== run 3 ==
==> flow/design.v <==
module my_fifo #(
                   parameter DATA_W           = 128      ,         
                   parameter DEPTH            = 16     ,         
                   parameter UPP_TH           = 4      ,         
                   parameter LOW_TH           = 2                
                )
                (
                   input                   clk         ,         
                   input                   rstn        ,         
                   input                   i_wren      ,         
                   input  [DATA_W - 1 : 0] i_wrdata    ,         
                   output                  o_alm_full  ,         
                   output                  o_full      ,         
                   input                   i_rden      ,         
                   output [DATA_W - 1 : 0] o_rddata    ,         
                   output                  o_alm_empty ,         
                   output                  o_empty               
                );
logic [DATA_W - 1        : 0] data_rg [DEPTH] ;         
logic [$clog2(DEPTH) - 1 : 0] wrptr_rg        ;         
logic [$clog2(DEPTH) - 1 : 0] rdptr_rg        ;         
logic [$clog2(DEPTH)     : 0] dcount_rg       ;         
logic                         wren_s          ;         
logic                         rden_s          ;         
logic                         full_s          ;         
logic                         empty_s         ;         
always @ (posedge clk) begin
   if (!rstn) begin      
      for (int i = 0; i < DEPTH; i++) begin
         data_rg[i] <= '0 ;
      end
      wrptr_rg  <= 0              ;
      rdptr_rg  <= 0              ;      
      dcount_rg <= 0              ;
   end
   else begin   
      if (wren_s) begin                          
         data_rg [wrptr_rg] <= i_wrdata ;         
         if (wrptr_rg == DEPTH - 1) begin
            wrptr_rg <= 0               ;         
         end
         else begin
            wrptr_rg <= wrptr_rg + 1    ;         
         end
      end
      if (rden_s) begin         
         if (rdptr_rg == DEPTH - 1) begin
            rdptr_rg <= 0               ;         
         end
         else begin
            rdptr_rg <= rdptr_rg + 1    ;         
         end
      end
      if (wren_s && !rden_s) begin                
         dcount_rg <= dcount_rg + 1 ;
      end                    
      else if (!wren_s && rden_s) begin           
         dcount_rg <= dcount_rg - 1 ;         
      end
   end
end
assign full_s      = (dcount_rg == DEPTH) ? 1'b1 : 0                ; 
assign empty_s     = (dcount_rg == 0    ) ? 1'b1 : 0                ;
assign wren_s      = i_wren & !full_s                               ;  
assign rden_s      = i_rden & !empty_s                              ;
assign o_full      = full_s                          ;
assign o_empty     = empty_s                                        ;
assign o_alm_full  = ((dcount_rg > UPP_TH) ? 1'b1 : 0)              ;
assign o_alm_empty = (dcount_rg < LOW_TH) ? 1'b1 : 0                ;  
assign o_rddata    = data_rg [rdptr_rg]                             ;   
endmodule
export LEC_CHECK = 0
export ABC_AREA = 1
export CAP_MARGIN = 20
export CELL_PAD_IN_SITES_DETAIL_PLACEMENT = 0
export CORE_ASPECT_RATIO = 0.75
export CORE_MARGIN = 2
export CORE_UTILIZATION = 69
export CTS_CLUSTER_SIZE = 78
export GPL_ROUTABILITY_DRIVEN = 1
export HOLD_SLACK_MARGIN = 0.26
export MIN_ROUTING_LAYER = met2
export PLACE_DENSITY_LB_ADDON = 0.28
export SETUP_SLACK_MARGIN = 0.28
export SLEW_MARGIN = 20
create_clock -name core_clock -period 3.45 [get_ports {clk}]
run.sh (not shown) runs the stock make flow with config.mk's settings and CLKGATE_MAP_FILE=.
FAIL run 3 @ global routing (5_1_grt): tool exited with error
Modified inputs, run 1 compared to run 3
Settings: clearing MIN_ROUTING_LAYER, which used to be met2; swapping 69 for 65 in CORE_UTILIZATION; clearing SETUP_SLACK_MARGIN, which used to be 0.28; clearing CORE_ASPECT_RATIO, which used to be 0.75; clearing ABC_AREA, which used to be 1; clearing PLACE_DENSITY_LB_ADDON, which used to be 0.28; clearing GPL_ROUTABILITY_DRIVEN, which used to be 1; swapping 78 for 33 in CTS_CLUSTER_SIZE; clearing CELL_PAD_IN_SITES_DETAIL_PLACEMENT, which used to be 0; putting PLACE_DENSITY at 0.6 where nothing was set; clearing HOLD_SLACK_MARGIN, which used to be 0.26; swapping 3.45 for 2.47 in the clock period (ns, I/O delays scaled along).
==> comparison <==
- Although it ran to completion, run 1 produced a layout that fails the final checks because of setup timing.
- Floorplan net count for run 1 is lower than for run 3.
- Run 1 vs run 3: instance area after placement up by a few percent
- Run 1: number of CTS-inserted buffers higher than run 3

---

RTL: the design.v shown in full above, as it stands there.
clock: 2.47 ns
lec_check: 0
abc_area: 1
cap_margin: 20
core_margin: 2
core_utilization: 72
cts_cluster_diameter: 93
cts_cluster_size: 10
place_density: 0.42
slew_margin: 20
The baseline produced a layout that fails on negative setup slack.
Change:
Settings changed: ABC_AREA 1 to default, CORE_UTILIZATION 72 to 70, CTS_CLUSTER_DIAMETER 93 to default, CTS_CLUSTER_SIZE 10 to 86, HOLD_SLACK_MARGIN from default to -0.09, MAX_ROUTING_LAYER from default to met4, PLACE_DENSITY 0.42 to 0.6, SETUP_SLACK_MARGIN from default to 0.41.
Clock period 2.47 ns to 4.25 ns, I/O delays scaled along.
What happened: The changed run went through all stages and came out clean; worst hold slack gets better by 0.41 ns; sequential share of layout area rises by 3.5 points; power went down by 49%; area after synthesis is lower by 2.7%; synthesized cell count went down by 42%; wire length fell by 21%; cell area falls by 6.0%; count of clock-buffer cells in the layout went up by 11; non-clock buffer count drops by 353; core utilization shrinks by 5.2 points; sequential power goes down by 42%.
Change:
Settings changed: CORE_UTILIZATION 70 to 72, CTS_CLUSTER_DIAMETER from default to 375, CTS_CLUSTER_SIZE 86 to 25, HOLD_SLACK_MARGIN -0.09 to default, MAX_ROUTING_LAYER met4 to default, PLACE_DENSITY 0.6 to default, SETUP_SLACK_MARGIN 0.41 to -0.17, TNS_END_PERCENT from default to 5.
Clock period 4.25 ns to 2.47 ns, I/O delays scaled along.
=>
- This time the run reached the layout checks and failed them: negative setup slack
- routed wire length grows by a few percent
- cell area grows slightly
- core utilization grows by 3.0 points
- die size shrinks by a few percent
- total power grows by well over a third
- first-iteration DRC count grows by a few percent
- hold slack is worse by 0.29 ns
- count of clock-buffer cells in the layout shrinks by 135
- final cell count grows slightly

---

== alpha ==
RTL: the design.v shown in full above, as it stands there.
==> flow/config.mk <==
export PLATFORM = sky130hd
export DESIGN_NAME = my_fifo
export DESIGN_NICKNAME = my_fifo
export VERILOG_FILES = /design/flow/design.v
export SDC_FILE = /design/flow/constraint.sdc
export NUM_CORES = 4
export LEC_CHECK = 0
export ABC_AREA = 1
export CAP_MARGIN = 20
export CELL_PAD_IN_SITES_DETAIL_PLACEMENT = 0
export CELL_PAD_IN_SITES_GLOBAL_PLACEMENT = 1
export CORE_ASPECT_RATIO = 0.75
export CORE_MARGIN = 2
export CORE_UTILIZATION = 69
export CTS_CLUSTER_SIZE = 78
export GPL_ROUTABILITY_DRIVEN = 1
export HOLD_SLACK_MARGIN = 0.26
export MIN_ROUTING_LAYER = met2
export PLACE_DENSITY_LB_ADDON = 0.0
export SETUP_SLACK_MARGIN = 0.28
export SLEW_MARGIN = 20
==> flow/constraint.sdc <==
create_clock -name core_clock -period 3.45 [get_ports {clk}]
set_input_delay 0.6900 -clock core_clock [delete_from_list [all_inputs] [get_ports {clk}]]
set_output_delay 0.6900 -clock core_clock [all_outputs]
set_load 0.01 [all_outputs]
Seen in the log of alpha: FLW-0024 during global placement without I/O, after which the run never completed.
Here is what was changed in the inputs of beta compared with alpha.
- PLACE_DENSITY_LB_ADDON removed (was 0.0)
- HOLD_SLACK_MARGIN removed (was 0.26)
- ABC_AREA removed (was 1)
- CELL_PAD_IN_SITES_DETAIL_PLACEMENT removed (was 0)
- CELL_PAD_IN_SITES_GLOBAL_PLACEMENT removed (was 1)
- CORE_ASPECT_RATIO removed (was 0.75)
- CORE_UTILIZATION changed from 69 to 47
- MIN_ROUTING_LAYER removed (was met2)
- CTS_CLUSTER_SIZE removed (was 78)
- GPL_ROUTABILITY_DRIVEN removed (was 1)
- PLACE_DENSITY newly set to 0.6
- SETUP_SLACK_MARGIN removed (was 0.28)
- the clock period (ns, I/O delays scaled along) changed from 3.45 to 4.44
--- outcome ---
The final layout from beta, which completed every stage, passed the timing, design-rule and antenna checks at the end of the flow. Compared with alpha, in beta area reported by Yosys stat moved down; die area went up; floorplan utilization lower; area after synthesis saw a decrease; post-synthesis share of cell area spent on and-or and or-and gates shows an increase of 1.4 points. Simple-gate share of the synthesized area: beta vs alpha down 12 points. When the final numbers for beta and alpha were put side by side, the post-synthesis instance total turned out to be smaller in beta. The area fraction in mux cells number comes out higher for beta vs alpha.
Power figures rest on the tool's default switching activity, not on a simulated workload.
